==> flow/design.v (excerpt) <==
module axi_timer_counter_top #(
  parameter AXI_ADDR_BW_p = 12     
) (
  input logic  clk,
  input logic  rst_n,
  input logic [AXI_ADDR_BW_p-1:0] i_axi_awaddr,
  input logic  i_axi_awvalid,
  input logic [31:0] i_axi_wdata,
  input logic i_axi_wvalid,
  input logic i_axi_bready,
  input logic [AXI_ADDR_BW_p-1:0] i_axi_araddr,
  input logic i_axi_arvalid,
  input logic i_axi_rready,
  output logic o_axi_awready,
  output logic o_axi_wready,
  output logic [1:0] o_axi_bresp,
  output logic o_axi_bvalid,
  output logic o_axi_arready,
  output logic [31:0] o_axi_rdata,
  output logic [1:0] o_axi_rresp,
  output logic o_axi_rvalid,
  output logic o_cnt0_done,
  output logic o_cnt1_done
);
export LEC_CHECK = 0
export CAP_MARGIN = 20
export CELL_PAD_IN_SITES_DETAIL_PLACEMENT = 2
export CELL_PAD_IN_SITES_GLOBAL_PLACEMENT = 3
export CORE_MARGIN = 2
export CORE_UTILIZATION = 40
export SLEW_MARGIN = 20
create_clock -name core_clock -period 5.0 [get_ports {clk}]
run.sh (not shown) runs the stock make flow with config.mk's settings and CLKGATE_MAP_FILE=.
The starting point finished with timing, DRC and antenna clean.
Then changed:
Settings changed: CELL_PAD_IN_SITES_DETAIL_PLACEMENT 2 to unset, CELL_PAD_IN_SITES_GLOBAL_PLACEMENT 3 to unset, CORE_UTILIZATION 40 to 66.
Clock period 5.0 ns to 2.49 ns, I/O delays scaled along.
Outcome:
- The changed run failed in global routing with GRT-0232
- die size came out lower by 39%
- synthesized cell count is unchanged
- area after synthesis is unchanged

Starting RTL as in the previous note.
Settings: LEC_CHECK=0, ABC_AREA=1, CAP_MARGIN=20, CELL_PAD_IN_SITES_DETAIL_PLACEMENT=0, CELL_PAD_IN_SITES_GLOBAL_PLACEMENT=0, CORE_MARGIN=2, CORE_UTILIZATION=72, CTS_CLUSTER_SIZE=54, GPL_ROUTABILITY_DRIVEN=0, HOLD_SLACK_MARGIN=0.3, MAX_ROUTING_LAYER=met5, PLACE_DENSITY_LB_ADDON=0.08, SETUP_SLACK_MARGIN=0.23, SLEW_MARGIN=25, TNS_END_PERCENT=85; clock period 2.41 ns.
The baseline finished with negative setup slack left.
Then changed:
ABC_AREA = 0   (was 1)
CTS_CLUSTER_SIZE = 72   (was 54)
HOLD_SLACK_MARGIN = -0.09   (was 0.3)
PLACE_DENSITY_LB_ADDON = 0.04   (was 0.08)
SETUP_SLACK_MARGIN = 0.24   (was 0.23)
After rerunning: The changed run died in clock tree synthesis on DPL-0038. Die area decreases by 12%. Synthesized cell count shrinks by 37%. Area after synthesis drops by 12%.
Then changed:
ABC_AREA = default   (was 0)
CELL_PAD_IN_SITES_DETAIL_PLACEMENT = default   (was 0)
CELL_PAD_IN_SITES_GLOBAL_PLACEMENT = default   (was 0)
CORE_UTILIZATION = 8   (was 72)
CTS_CLUSTER_SIZE = default   (was 72)
GPL_ROUTABILITY_DRIVEN = default   (was 0)
HOLD_SLACK_MARGIN = default   (was -0.09)
MAX_ROUTING_LAYER = default   (was met5)
PLACE_DENSITY_LB_ADDON = default   (was 0.04)
SETUP_SLACK_MARGIN = default   (was 0.24)
SLEW_MARGIN = 20   (was 25)
TNS_END_PERCENT = default   (was 85)
clock period = 5.91 ns   (was 2.41 ns; I/O delays follow)
The new run went through all stages and came out clean.
Die area rises to 8.7 times its value.
Synthesized cell count stays the same.
Area after synthesis does not change.
Then changed:
CORE_UTILIZATION = 69   (was 8)
CTS_CLUSTER_SIZE = 17   (was default)
SETUP_SLACK_MARGIN = -0.25   (was default)
clock period = 3.29 ns   (was 5.91 ns; I/O delays follow)
- This time the run produced a layout that fails on negative setup slack
- utilization is higher by 72 points
- via count rose by 4.7%
- maximum frequency rises by 22%
- flip-flop count does not change
- non-clock buffer count came out higher by 28
- die size is lower by 88%
- routed wire length fell by 16%
- setup slack is worse by 1.9 ns
- clock-buffer cell count rose by 12
- global-route usage increases by 34 points
- clock skew rose by 0.015 ns

Setup of before:
Starting RTL as in the previous note.
Settings: LEC_CHECK=0, ABC_AREA=0, CAP_MARGIN=20, CELL_PAD_IN_SITES_DETAIL_PLACEMENT=1, CELL_PAD_IN_SITES_GLOBAL_PLACEMENT=2, CORE_ASPECT_RATIO=0.51, CORE_MARGIN=9, CORE_UTILIZATION=19, CTS_CLUSTER_SIZE=11, GPL_ROUTABILITY_DRIVEN=1, HOLD_SLACK_MARGIN=-0.01, MAX_ROUTING_LAYER=met4, MIN_ROUTING_LAYER=met2, PLACE_DENSITY_LB_ADDON=0.08, SETUP_SLACK_MARGIN=1.71, SLEW_MARGIN=5, TNS_END_PERCENT=10; clock period 5.8 ns.
Looking at the reports, before completed the entire flow and the layout it produced met the timing, design-rule and antenna checks.
> inputs changed (before -> after)
# before
export LEC_CHECK = 0
export ABC_AREA = 0
export CAP_MARGIN = 20
export CELL_PAD_IN_SITES_DETAIL_PLACEMENT = 1
export CELL_PAD_IN_SITES_GLOBAL_PLACEMENT = 2
export CORE_ASPECT_RATIO = 0.51
export CORE_MARGIN = 9
export CORE_UTILIZATION = 19
export CTS_CLUSTER_SIZE = 11
export GPL_ROUTABILITY_DRIVEN = 1
export HOLD_SLACK_MARGIN = -0.01
export MAX_ROUTING_LAYER = met4
export MIN_ROUTING_LAYER = met2
export PLACE_DENSITY_LB_ADDON = 0.08
export SETUP_SLACK_MARGIN = 1.71
export SLEW_MARGIN = 5
export TNS_END_PERCENT = 10
create_clock -name core_clock -period 5.8 [get_ports {clk}]
# after
export LEC_CHECK = 0
export CAP_MARGIN = 20
export CORE_MARGIN = 2
export CORE_UTILIZATION = 68
export CTS_CLUSTER_SIZE = 31
export SETUP_SLACK_MARGIN = 0.88
export SLEW_MARGIN = 20
create_clock -name core_clock -period 3.1 [get_ports {clk}]
==> results <==
- after: it failed during 5_1_grt, and the tool reported DPL-0038.
- As far as share of synthesized cell area in and, or, nand and nor gates goes, after and before are indistinguishable; the numbers are identical.
- after improves on before in total half-perimeter wirelength after legalization and detailed placement.
- Standard cell core area shrinks by more than half when moving from before to after.
- As far as proportion of synthesized chip area in sequential cells goes, after and before are indistinguishable; the numbers are identical.
- On number of setup buffers added after CTS, the lower figure sits with before, not after.

## alpha
axi_timer_counter_top again, from the RTL that the note above started with.
// axi_timer_counter_top
module axi_timer_counter_top #(
  parameter AXI_ADDR_BW_p = 12     
) (
  input logic  clk,
  input logic  rst_n,
  input logic [AXI_ADDR_BW_p-1:0] i_axi_awaddr,
  input logic  i_axi_awvalid,
  input logic [31:0] i_axi_wdata,
  input logic i_axi_wvalid,
  input logic i_axi_bready,
  input logic [AXI_ADDR_BW_p-1:0] i_axi_araddr,
  input logic i_axi_arvalid,
  input logic i_axi_rready,
  output logic o_axi_awready,
  output logic o_axi_wready,
  output logic [1:0] o_axi_bresp,
  output logic o_axi_bvalid,
  output logic o_axi_arready,
  output logic [31:0] o_axi_rdata,
  output logic [1:0] o_axi_rresp,
  output logic o_axi_rvalid,
  output logic o_cnt0_done,
  output logic o_cnt1_done
);
Settings: LEC_CHECK=0, ABC_AREA=0, CAP_MARGIN=20, CELL_PAD_IN_SITES_DETAIL_PLACEMENT=0, CELL_PAD_IN_SITES_GLOBAL_PLACEMENT=0, CORE_MARGIN=9, CORE_UTILIZATION=68, CTS_CLUSTER_SIZE=54, GPL_ROUTABILITY_DRIVEN=1, HOLD_SLACK_MARGIN=0.3, MAX_ROUTING_LAYER=met5, PLACE_DENSITY=0.66, SLEW_MARGIN=5, TNS_END_PERCENT=85; clock period 5.54 ns.
Every stage of the flow completed for alpha, and the final layout passed the timing, design-rule and antenna checks.
Input-level comparison between beta and alpha:
- CORE_UTILIZATION changed from 68 to 71
- CTS_CLUSTER_SIZE changed from 54 to 22
- CORE_MARGIN changed from 9 to 2
==> results <==
As far as number of hold buffers added after CTS is concerned, alpha and beta perform about the same. Worst setup slack after layout: beta < alpha. Compared alpha against beta; sequential share of cell area within noise. Side by side, global-route usage turned out higher in beta than in alpha. Going from alpha to beta, the insertion delay to the later sink of the worst-skew pair was found to have gone up by 0.02 ns. Combinational fraction of design power: alpha vs beta, no meaningful difference. Power: alpha vs beta — no meaningful difference. Measured against alpha, the highest ir drop seen on vdd of beta comes out at 0.832 times the reference value. beta — wire length after detailed routing 2.5% lower, alpha as reference.
Edits applied to the flow inputs when going from beta to gamma:
- PLACE_DENSITY removed (was 0.66)
- HOLD_SLACK_MARGIN removed (was 0.3)
- GPL_ROUTABILITY_DRIVEN changed from 1 to 0
- SETUP_SLACK_MARGIN newly set to 0.29
- SLEW_MARGIN changed from 5 to 40
- CTS_CLUSTER_SIZE changed from 22 to 54
- CORE_UTILIZATION changed from 71 to 72
- PLACE_DENSITY_LB_ADDON newly set to 0.04
- the clock period (ns, I/O delays scaled along) changed from 5.54 to 2.45
gamma: aborted in clock tree synthesis (tool error)
Total cell area at the placement stage sits higher in gamma than in beta.
Changes observed in gamma relative to beta: initial cell density of the core +0.69 points, die footprint moved down, area of the placeable core now smaller.
--- input diff gamma..delta ---
- GPL_ROUTABILITY_DRIVEN: 0 -> unset
- CELL_PAD_IN_SITES_DETAIL_PLACEMENT: 0 -> unset
- CTS_CLUSTER_SIZE: 54 -> unset
- CORE_UTILIZATION: 72 -> 52
- SLEW_MARGIN: 40 -> 20
- MAX_ROUTING_LAYER: met5 -> unset
- CELL_PAD_IN_SITES_GLOBAL_PLACEMENT: 0 -> unset
- TNS_END_PERCENT: 85 -> unset
- ABC_AREA: 0 -> unset
- SETUP_SLACK_MARGIN: 0.29 -> unset
- PLACE_DENSITY_LB_ADDON: 0.04 -> unset
- the clock period (ns, I/O delays scaled along): 2.45 -> 3.81
delta went all the way through the flow, and no timing, DRC or antenna check failed. Comparing gamma against delta, there is no change at all in mux share of post-synthesis cell area. For fraction of registers with async set or reset after synthesis, gamma and delta come out practically identical. Taking gamma as the reference, in delta total instance count after detailed placement fell 4.4%; instance area after placement fell 1700 um^2; die area rose 37%; post-DP HPWL fell about 12%; area after synthesis about even. delta vs gamma on number of core rows: delta is the higher one. delta vs gamma: die extent in y up.

== v25 ==
axi_timer_counter_top again, from the RTL that the note above started with.
clock: 5.0 ns
lec_check: 0
cap_margin: 20
cell_pad_in_sites_detail_placement: 2
cell_pad_in_sites_global_placement: 3
core_margin: 2
core_utilization: 42
slew_margin: 20
[inputs] v2 vs v25
- setting CORE_ASPECT_RATIO to 1.49 for the first time
- changing CORE_UTILIZATION from 42 to 70
- removing CELL_PAD_IN_SITES_DETAIL_PLACEMENT (formerly 2)
- removing CELL_PAD_IN_SITES_GLOBAL_PLACEMENT (formerly 3)
[summary]
v2 completed end to end with timing, DRC and antenna clean. Compared to v25, v2 was floorplanned on a smaller die. Summary of the comparison: proportion of power drawn by the clock network is lower in v2, relative to v25. Summary of the comparison: via count is lower in v2, relative to v25. Power, v25 and v2: smaller value in v2.
### v2 -> v55
- swapping 70 for 62 in CORE_UTILIZATION
- clearing CORE_ASPECT_RATIO, which used to be 1.49
- putting CTS_CLUSTER_SIZE at 100 where nothing was set
- swapping 5.0 for 3.35 in the clock period (ns, I/O delays scaled along)
[summary]
The flow did not stop early for v55: all stages ran, and the layout cleared the timing, design-rule and antenna checks.
The higher required time reported for the critical path endpoint came out of v2.
Going from v2 to v55, post-place instance area rose 2.2%, total detailed-routing wirelength has increased, quantity of hold-fixing buffers added after cts level, relative contribution of combinational cells to total power saw a decrease.
The inputs of v10 differ from those of v55 as listed below.
- CTS_CLUSTER_SIZE no longer set, was 100
- PLACE_DENSITY now 0.38, previously not set
- CORE_UTILIZATION now 70, was 62
- the clock period (ns, I/O delays scaled along) now 3.34, was 3.35
Results
Looking only at number of placement rows, and setting everything else aside, the lower value of v55 and v10 goes to v10.
On v10: final design utilization is 9.5 points higher than what v55 gave.
Final area | v10 above v55
Re number of antenna violations at the first check in global routing: v10 is 3 down on v55.
Number of global-route vias before repair: v10 vs v55 up about 6%
In terms of delay of the slowest critical-path stage, v10 and v55 differ only marginally.
Setup changes, v10 to v8
- PLACE_DENSITY: 0.38 -> unset
- CORE_UTILIZATION: 70 -> 40
- the clock period (ns, I/O delays scaled along): 3.34 -> 5.0
--- outcome ---
v8 has more setup slack than v10. Taking v8 as 1.0, v10 lands at 1.09 on last weighted congestion value of the routability-driven placer. Diff v10 -> v8: non-clock buffer count now sits lower; x dimension of the die rose about 30%; total net switching power dropped 31%; number of vias in the routed layout fell by 747; sequential cell fraction of total power fell by 0.8 points.

axi_timer_counter_top again, from the RTL that the note above started with.
## axi_timer_counter_top
module axi_timer_counter_top #(
  parameter AXI_ADDR_BW_p = 12     
) (
  input logic  clk,
  input logic  rst_n,
  input logic [AXI_ADDR_BW_p-1:0] i_axi_awaddr,
  input logic  i_axi_awvalid,
  input logic [31:0] i_axi_wdata,
  input logic i_axi_wvalid,
  input logic i_axi_bready,
  input logic [AXI_ADDR_BW_p-1:0] i_axi_araddr,
  input logic i_axi_arvalid,
  input logic i_axi_rready,
  output logic o_axi_awready,
  output logic o_axi_wready,
  output logic [1:0] o_axi_bresp,
  output logic o_axi_bvalid,
  output logic o_axi_arready,
  output logic [31:0] o_axi_rdata,
  output logic [1:0] o_axi_rresp,
  output logic o_axi_rvalid,
  output logic o_cnt0_done,
  output logic o_cnt1_done
);
clock: 2.85 ns
lec_check: 0
abc_area: 1
cap_margin: 20
cell_pad_in_sites_detail_placement: 0
cell_pad_in_sites_global_placement: 0
core_margin: 2
core_utilization: 72
cts_cluster_size: 54
gpl_routability_driven: 0
hold_slack_margin: 0.3
max_routing_layer: met5
place_density_lb_addon: 0.08
slew_margin: 5
tns_end_percent: 85
Change:
--- a/flow/config.mk
+++ b/flow/config.mk
@@ -6,5 +6,5 @@
 export NUM_CORES = 4
 export LEC_CHECK = 0
-export ABC_AREA = 1
+export ABC_AREA = 0
 export CAP_MARGIN = 20
 export CELL_PAD_IN_SITES_DETAIL_PLACEMENT = 0
@@ -17,4 +17,4 @@
 export MAX_ROUTING_LAYER = met5
 export PLACE_DENSITY_LB_ADDON = 0.08
-export SLEW_MARGIN = 5
+export SLEW_MARGIN = 25
 export TNS_END_PERCENT = 85
==> flow/constraint.sdc (replaced) <==
create_clock -name core_clock -period 3.0 [get_ports {clk}]
set_input_delay 0.6000 -clock core_clock [delete_from_list [all_inputs] [get_ports {clk}]]
set_output_delay 0.6000 -clock core_clock [all_outputs]
set_load 0.01 [all_outputs]
With this change the flow ran to the end with violations: setup timing.
Via count went down by about a fifth.
Flip-flop count stays the same.
Synthesized area fell by roughly a tenth.
Register-to-register slack got worse by 130 ps.
Worst setup slack is worse by 130 ps.
Global-route usage came out higher by 2.4 points.
Final area fell by a little under a tenth.
Final cell count came out lower by a quarter to a third.
Die area came out lower by roughly a tenth.
Fmax decreases by roughly a tenth.
Change:
==> flow/config.mk (replaced) <==
export PLATFORM = sky130hd
export DESIGN_NAME = axi_timer_counter_top
export DESIGN_NICKNAME = axi_timer_counter_top
export VERILOG_FILES = /design/flow/design.v
export SDC_FILE = /design/flow/constraint.sdc
export NUM_CORES = 4
export LEC_CHECK = 0
export CAP_MARGIN = 20
export CORE_MARGIN = 2
export CORE_UTILIZATION = 30
export SLEW_MARGIN = 20
==> flow/constraint.sdc (replaced) <==
create_clock -name core_clock -period 4.34 [get_ports {clk}]
set_input_delay 0.8680 -clock core_clock [delete_from_list [all_inputs] [get_ports {clk}]]
set_output_delay 0.8680 -clock core_clock [all_outputs]
set_load 0.01 [all_outputs]
Result: The new run passed the timing, design-rule and antenna checks. Count of clock-buffer cells in the layout shrinks by 5. First-iteration DRC count shrinks by 57%. Hold slack degrades by 28 ps. Global-route usage shrinks by 26 points. Worst setup slack improves by 760 ps. Routed wire length shrinks by 3.3%.
Change:
--- a/flow/config.mk
+++ b/flow/config.mk
@@ -8,4 +8,6 @@
 export CAP_MARGIN = 20
 export CORE_MARGIN = 2
-export CORE_UTILIZATION = 30
+export CORE_UTILIZATION = 70
+export CTS_CLUSTER_SIZE = 31
+export SETUP_SLACK_MARGIN = 0.88
 export SLEW_MARGIN = 20
==> flow/constraint.sdc (replaced) <==
create_clock -name core_clock -period 3.1 [get_ports {clk}]
set_input_delay 0.6200 -clock core_clock [delete_from_list [all_inputs] [get_ports {clk}]]
set_output_delay 0.6200 -clock core_clock [all_outputs]
set_load 0.01 [all_outputs]
After rerunning: This time the run did not get past global routing. Synthesized cell count stays the same. Synthesized area is unchanged. Die size decreases by 56%.
Change:
--- a/flow/config.mk
+++ b/flow/config.mk
@@ -8,6 +8,4 @@
 export CAP_MARGIN = 20
 export CORE_MARGIN = 2
-export CORE_UTILIZATION = 70
-export CTS_CLUSTER_SIZE = 31
-export SETUP_SLACK_MARGIN = 0.88
+export CORE_UTILIZATION = 40
 export SLEW_MARGIN = 20
==> flow/constraint.sdc (replaced) <==
create_clock -name core_clock -period 3.51 [get_ports {clk}]
set_input_delay 0.7020 -clock core_clock [delete_from_list [all_inputs] [get_ports {clk}]]
set_output_delay 0.7020 -clock core_clock [all_outputs]
set_load 0.01 [all_outputs]
The new run ran to the end with no violations.
Die size rose by well over a third.
Synthesized area does not change.
Synthesized cell count is unchanged.
Change:
--- a/flow/config.mk
+++ b/flow/config.mk
@@ -8,4 +8,6 @@
 export CAP_MARGIN = 20
 export CORE_MARGIN = 2
-export CORE_UTILIZATION = 40
+export CORE_UTILIZATION = 71
+export CTS_CLUSTER_SIZE = 31
+export PLACE_DENSITY_LB_ADDON = 0.11
 export SLEW_MARGIN = 20
==> flow/constraint.sdc (replaced) <==
create_clock -name core_clock -period 2.95 [get_ports {clk}]
set_input_delay 0.5900 -clock core_clock [delete_from_list [all_inputs] [get_ports {clk}]]
set_output_delay 0.5900 -clock core_clock [all_outputs]
set_load 0.01 [all_outputs]
What happened:
- With this change the flow completed and failed the layout checks on setup timing
- via count went up by a quarter to a third
- clock-buffer cell count falls by 8
- maximum frequency drops by a few percent
Power is estimated from default activity; no workload was simulated.
